==> flow/design.v (excerpt) <==
module ted
(
	input         clk,				 
	input         reset,
	input  [15:0] addr_in,
	output [15:0] addr_out,
	input   [7:0] data_in,
	output  [7:0] data_out,
	input         rw,
	output        cpuclk,			 
	output  [6:0] color,				 
	output        csync,
	output reg    hsync,
	output reg    vsync,
	output reg    hblank,
	output reg    vblank_out,
	input         wide,
	output        ce_pix,
	output        irq,
	output        ba,
	output reg    cs_io,
	output reg    cs_ram,
	output reg    cs0,
	output reg    cs1,
	output reg    aec,
	output  [4:0] snd,
	output        pal,
	input   [7:0] k,
	input   [1:0] tvmode,
	output        cpuenable			 
);
parameter TIMER1LO=6'h00;
parameter TIMER1HI=6'h01;
parameter TIMER2LO=6'h02;
parameter TIMER2HI=6'h03;
parameter TIMER3LO=6'h04;
parameter TIMER3HI=6'h05;
parameter CONTROL1=6'h06;
parameter CONTROL2=6'h07;
parameter KEYLATCH=6'h08;
parameter IRQ		=6'h09;
parameter IRQEN	=6'h0A;
parameter RASTER	=6'h0B;
parameter CURPOSHI=6'h0C;
parameter CURPOSLO=6'h0D;
parameter CH1FREQLO=6'h0E;
parameter CH2FREQLO=6'h0F;
parameter CH2FREQHI=6'h10;
parameter SOUNDCTRL=6'h11;
parameter BMAPBASE=6'h12;
parameter CHARBASE=6'h13;
parameter VIDEOBASE=6'h14;
parameter BGCOLOR0=6'h15;
parameter BGCOLOR1=6'h16;
parameter BGCOLOR2=6'h17;
parameter BGCOLOR3=6'h18;
parameter EXCOLOR=6'h19;
parameter CHARPOSRELOADHI=6'h1A;
parameter CHARPOSRELOADLO=6'h1B;
parameter VSCANPOSHI=6'h1C;
parameter VSCANPOSLO=6'h1D;
parameter HSCANPOS=6'h1E;
parameter FLASH_VERTSUB=6'h1F;
parameter ROMEN=6'h3E;
parameter RAMEN=6'h3F;
localparam IDLE=3'b000,THALT1=3'b001,THALT2=3'b010,THALT3=3'b011,TDMA=3'b100;
reg [2:0] dma_state,dma_nextstate;			 
reg [15:0] timer1,timer1_reload;													 
reg [15:0] timer2;																			 
reg [15:0] timer3;																			 
reg test,ecm,bmm,den,rsel;										 
reg [2:0] yscroll;																				 
  ...
For scale: about 6600 cells after synthesis, roughly 1200 flip-flops, roughly 0.051 mm2 of cells after synthesis.
make LEC_CHECK=0 CAP_MARGIN=0 CORE_MARGIN=2 CORE_UTILIZATION=72 CTS_CLUSTER_DIAMETER=33 CTS_CLUSTER_SIZE=45 PLACE_DENSITY=0.64 SETUP_SLACK_MARGIN=0.66 SLEW_MARGIN=20 TNS_END_PERCENT=10 finish   # period 3.35 ns
run.sh (not shown) runs the stock make flow with config.mk's settings and CLKGATE_MAP_FILE=.
The starting point ran to the end with violations: negative setup slack.
==> next run, changes <==
- CORE_ASPECT_RATIO: not set -> 0.89
- CTS_CLUSTER_DIAMETER: 33 -> not set
- CTS_CLUSTER_SIZE: 45 -> 43
- HOLD_SLACK_MARGIN: not set -> -0.08
- PLACE_DENSITY: 0.64 -> not set
- SETUP_SLACK_MARGIN: 0.66 -> 0.64
- TNS_END_PERCENT: 10 -> not set
- clock period: 3.35 -> 3.31 ns (I/O delays scaled with it)
With this change the flow completed without violations.
Register-to-register slack improved by 640 ps.
Worst setup slack improved by 230 ps.
Core utilization shrinks by 1.4 points.
Flip-flop count does not change.
Clock power shrinks by 27%.

Starting RTL as in the previous note.
Settings: LEC_CHECK=0, ABC_AREA=1, CAP_MARGIN=20, CELL_PAD_IN_SITES_GLOBAL_PLACEMENT=2, CORE_MARGIN=2, CORE_UTILIZATION=40, CTS_CLUSTER_DIAMETER=332, GPL_ROUTABILITY_DRIVEN=0, GPL_TIMING_DRIVEN=0, HOLD_SLACK_MARGIN=-0.05, SETUP_SLACK_MARGIN=1.83, SLEW_MARGIN=35; clock period 10.0 ns.
Edit:
ABC_AREA = unset   (was 1)
CELL_PAD_IN_SITES_GLOBAL_PLACEMENT = unset   (was 2)
CORE_UTILIZATION = 14   (was 40)
CTS_CLUSTER_DIAMETER = unset   (was 332)
GPL_ROUTABILITY_DRIVEN = unset   (was 0)
GPL_TIMING_DRIVEN = unset   (was 0)
HOLD_SLACK_MARGIN = unset   (was -0.05)
SETUP_SLACK_MARGIN = unset   (was 1.83)
SLEW_MARGIN = 20   (was 35)
clock period = 15.0 ns   (was 10.0 ns; I/O delays follow)
The changed run passed the timing, DRC and antenna checks.
Synthesized cell count came out lower by 8.0%.
Final area came out higher by 3.7%.
Routed wire length came out lower by 17%.
Clock-buffer cell count came out lower by 36.
Global-route usage came out lower by 21 points.
Total power came out lower by 38%.
Edit:
CORE_UTILIZATION = 70   (was 14)
SETUP_SLACK_MARGIN = 0.5   (was unset)
clock period = 3.73 ns   (was 15.0 ns; I/O delays follow)
Effect: The changed run completed without violations; worst setup slack is worse by 7.4 ns; first-iteration DRC count climbs by 61%; via count increases by 12%; total power climbs to 4.0 times its value; die area is lower by 80%; global-route usage came out higher by 38 points; clock-buffer cell count decreases by 14; clock power is higher to 4.0 times its value.
Edit:
CORE_UTILIZATION = 40   (was 70)
CTS_CLUSTER_DIAMETER = 332   (was unset)
GPL_TIMING_DRIVEN = 0   (was unset)
SETUP_SLACK_MARGIN = unset   (was 0.5)
clock period = 10.0 ns   (was 3.73 ns; I/O delays follow)
=> The changed run finished with timing, DRC and antenna clean. Clock power falls by 58%. Clock-buffer cell count came out higher by 37. Sequential power went down by 63%. Die area rose by 74%. Synthesized area stays the same. Via count fell by 3.5%. Final area rose by 2.5%. Critical path depth is lower by 5. Wire length grows by 12%. Cell count increases by 14%. Clock skew fell by 0.036 ns.

ted again, from the RTL that the note above started with.
// ted
module ted
(
	input         clk,				 
	input         reset,
	input  [15:0] addr_in,
	output [15:0] addr_out,
	input   [7:0] data_in,
	output  [7:0] data_out,
	input         rw,
	output        cpuclk,			 
	output  [6:0] color,				 
	output        csync,
	output reg    hsync,
	output reg    vsync,
	output reg    hblank,
	output reg    vblank_out,
	input         wide,
	output        ce_pix,
	output        irq,
	output        ba,
	output reg    cs_io,
	output reg    cs_ram,
	output reg    cs0,
	output reg    cs1,
	output reg    aec,
	output  [4:0] snd,
	output        pal,
	input   [7:0] k,
	input   [1:0] tvmode,
	output        cpuenable			 
);
clock: 3.41 ns
lec_check: 0
cap_margin: 0
core_aspect_ratio: 0.88
core_margin: 2
core_utilization: 72
cts_cluster_diameter: 29
cts_cluster_size: 43
gpl_timing_driven: 1
hold_slack_margin: 0.27
max_routing_layer: met5
place_density_lb_addon: 0.01
setup_slack_margin: 0.91
slew_margin: 20
tns_end_percent: 20
The first run stopped in global routing (5_1_grt).
Next try:
CAP_MARGIN = 20   (was 0)
CORE_ASPECT_RATIO = unset   (was 0.88)
CTS_CLUSTER_DIAMETER = unset   (was 29)
CTS_CLUSTER_SIZE = 49   (was 43)
GPL_TIMING_DRIVEN = unset   (was 1)
HOLD_SLACK_MARGIN = unset   (was 0.27)
MAX_ROUTING_LAYER = unset   (was met5)
PLACE_DENSITY_LB_ADDON = unset   (was 0.01)
SETUP_SLACK_MARGIN = 0.58   (was 0.91)
TNS_END_PERCENT = unset   (was 20)
clock period = 3.31 ns   (was 3.41 ns; I/O delays follow)
Outcome:
- With this change the flow finished with timing, DRC and antenna clean
- synthesized area is unchanged
- synthesized cell count is unchanged
- die area stays flat
Next try:
ABC_AREA = 1   (was unset)
CAP_MARGIN = 40   (was 20)
CORE_ASPECT_RATIO = 0.7   (was unset)
CTS_CLUSTER_DIAMETER = 365   (was unset)
CTS_CLUSTER_SIZE = 11   (was 49)
HOLD_SLACK_MARGIN = 0.29   (was unset)
PLACE_DENSITY = 0.39   (was unset)
SETUP_SLACK_MARGIN = 0.99   (was 0.58)
TNS_END_PERCENT = 5   (was unset)
The changed run went through all stages and came out clean; hold slack barely changes; sequential power stays flat; routed wire length goes up by 4.1%; setup slack gets better by 0.030 ns; sequential cell count stays the same; total power fell by 4.4%.
Next try:
ABC_AREA = unset   (was 1)
CAP_MARGIN = 20   (was 40)
CORE_ASPECT_RATIO = unset   (was 0.7)
CTS_CLUSTER_DIAMETER = unset   (was 365)
CTS_CLUSTER_SIZE = unset   (was 11)
HOLD_SLACK_MARGIN = unset   (was 0.29)
PLACE_DENSITY = unset   (was 0.39)
PLACE_DENSITY_LB_ADDON = 0.0   (was unset)
SETUP_SLACK_MARGIN = unset   (was 0.99)
TNS_END_PERCENT = unset   (was 5)
clock period = 6.13 ns   (was 3.31 ns; I/O delays follow)
Outcome: Setup slack improved by 1.4 ns; utilization decreases by 4.0 points; via count falls by roughly a tenth; total power decreases by well over a third; routed wire length decreases by about a fifth; hold slack gets better by 0.025 ns; sequential share of layout area grows by 1.4 points; final area goes down by a few percent; die size barely changes.
Next try:
CTS_CLUSTER_DIAMETER = 359   (was unset)
TNS_END_PERCENT = 5   (was unset)
After rerunning: Area after synthesis stays the same; flip-flop count is unchanged; worst hold slack is unchanged; design area is unchanged; combinational power is about the same; non-clock buffer count does not change; routed wire length stays the same; register-to-register slack hardly moves; sequential share of layout area is unchanged.

== build 6 ==
ted again, from the RTL that the note above started with.
Design ted, start of the top module:
module ted
(
	input         clk,				 
	input         reset,
	input  [15:0] addr_in,
	output [15:0] addr_out,
	input   [7:0] data_in,
	output  [7:0] data_out,
	input         rw,
	output        cpuclk,			 
	output  [6:0] color,				 
	output        csync,
	output reg    hsync,
	output reg    vsync,
	output reg    hblank,
	output reg    vblank_out,
	input         wide,
	output        ce_pix,
	output        irq,
	output        ba,
	output reg    cs_io,
	output reg    cs_ram,
	output reg    cs0,
	output reg    cs1,
	output reg    aec,
	output  [4:0] snd,
	output        pal,
	input   [7:0] k,
	input   [1:0] tvmode,
	output        cpuenable			 
);
parameter TIMER1LO=6'h00;
parameter TIMER1HI=6'h01;
parameter TIMER2LO=6'h02;
parameter TIMER2HI=6'h03;
parameter TIMER3LO=6'h04;
parameter TIMER3HI=6'h05;
parameter CONTROL1=6'h06;
parameter CONTROL2=6'h07;
parameter KEYLATCH=6'h08;
parameter IRQ		=6'h09;
parameter IRQEN	=6'h0A;
parameter RASTER	=6'h0B;
parameter CURPOSHI=6'h0C;
parameter CURPOSLO=6'h0D;
parameter CH1FREQLO=6'h0E;
parameter CH2FREQLO=6'h0F;
parameter CH2FREQHI=6'h10;
parameter SOUNDCTRL=6'h11;
parameter BMAPBASE=6'h12;
parameter CHARBASE=6'h13;
parameter VIDEOBASE=6'h14;
parameter BGCOLOR0=6'h15;
parameter BGCOLOR1=6'h16;
parameter BGCOLOR2=6'h17;
parameter BGCOLOR3=6'h18;
parameter EXCOLOR=6'h19;
parameter CHARPOSRELOADHI=6'h1A;
parameter CHARPOSRELOADLO=6'h1B;
parameter VSCANPOSHI=6'h1C;
parameter VSCANPOSLO=6'h1D;
  ...
==> flow/config.mk <==
export PLATFORM = sky130hd
export DESIGN_NAME = ted
export DESIGN_NICKNAME = ted
export VERILOG_FILES = /design/flow/design.v
export SDC_FILE = /design/flow/constraint.sdc
export NUM_CORES = 4
export LEC_CHECK = 0
export ABC_AREA = 1
export CAP_MARGIN = 25
export CELL_PAD_IN_SITES_DETAIL_PLACEMENT = 2
export CORE_ASPECT_RATIO = 0.63
export CORE_MARGIN = 8
export CORE_UTILIZATION = 42
export CTS_CLUSTER_DIAMETER = 110
export CTS_CLUSTER_SIZE = 87
export GPL_TIMING_DRIVEN = 1
export HOLD_SLACK_MARGIN = 0.13
export MAX_ROUTING_LAYER = met5
export MIN_ROUTING_LAYER = met2
export PLACE_DENSITY = 0.75
export SETUP_SLACK_MARGIN = 2.03
export SLEW_MARGIN = 20
export TNS_END_PERCENT = 20
==> flow/constraint.sdc <==
create_clock -name core_clock -period 6.9 [get_ports {clk}]
set_input_delay 1.3800 -clock core_clock [delete_from_list [all_inputs] [get_ports {clk}]]
set_output_delay 1.3800 -clock core_clock [all_outputs]
set_load 0.01 [all_outputs]
Seen in the log of build 6: DPL-0033 during detailed placement (3_5_place_dp), after which the run never completed.
The inputs of build 43 differ from those of build 6 as listed below.
Settings: CAP_MARGIN changed from 25 to 20; CORE_UTILIZATION changed from 42 to 72; CTS_CLUSTER_DIAMETER removed (was 110); HOLD_SLACK_MARGIN removed (was 0.13); SETUP_SLACK_MARGIN changed from 2.03 to 0.85; PLACE_DENSITY removed (was 0.75); MAX_ROUTING_LAYER removed (was met5); CORE_ASPECT_RATIO removed (was 0.63); CORE_MARGIN changed from 8 to 2; CTS_CLUSTER_SIZE removed (was 87); MIN_ROUTING_LAYER removed (was met2); GPL_TIMING_DRIVEN removed (was 1); CELL_PAD_IN_SITES_DETAIL_PLACEMENT removed (was 2); ABC_AREA removed (was 1); TNS_END_PERCENT removed (was 20); the clock period (ns, I/O delays scaled along) changed from 6.9 to 3.39.
Results
FAIL: build 6; every other run in build 43 and build 6 is clean. Build 43 against build 6: number of distinct library cells after synthesis +31, core utilization at floorplan +30 points, number of top-level design ports ~0 delta. Build 43 gives more average instance area after synthesis than build 6 did. Build 43 vs. build 6: adder-cell share of the synthesized area about even, area of the mapped netlist about even.
Edits applied to the flow inputs when going from build 43 to build 18:
Settings: CTS_CLUSTER_SIZE newly set to 45; PLACE_DENSITY newly set to 0.64; SETUP_SLACK_MARGIN changed from 0.85 to 0.66; the clock period (ns, I/O delays scaled along) changed from 3.39 to 3.35.
==> comparison <==
Wire: build 18 routes more than build 43
Diff build 43 -> build 18: met2 wirelength from detailed routing increased 7.4%; clock share of power up 0.3 points.
diff inputs: build 18 => build 76
Settings: removing CTS_CLUSTER_SIZE (formerly 45); removing PLACE_DENSITY (formerly 0.64); changing CORE_UTILIZATION from 72 to 59; removing SETUP_SLACK_MARGIN (formerly 0.66); changing the clock period (ns, I/O delays scaled along) from 3.35 to 5.27.
### Flow results
- The lower critical path depth came out of build 76.
- Worst setup slack after layout: build 76 > build 18
- Global-route usage on build 76 is down relative to build 18.
- Build 76 reports a higher required time reported for the critical path endpoint than build 18 does.
- Build 76: layout net count is 2.9% lower than what build 18 reported.
- Total met2 wirelength after detailed routing for build 76 is lower than for build 18.
- [build 76] total leakage power fell about 6% relative to build 18
Power is estimated from default activity; no workload was simulated.
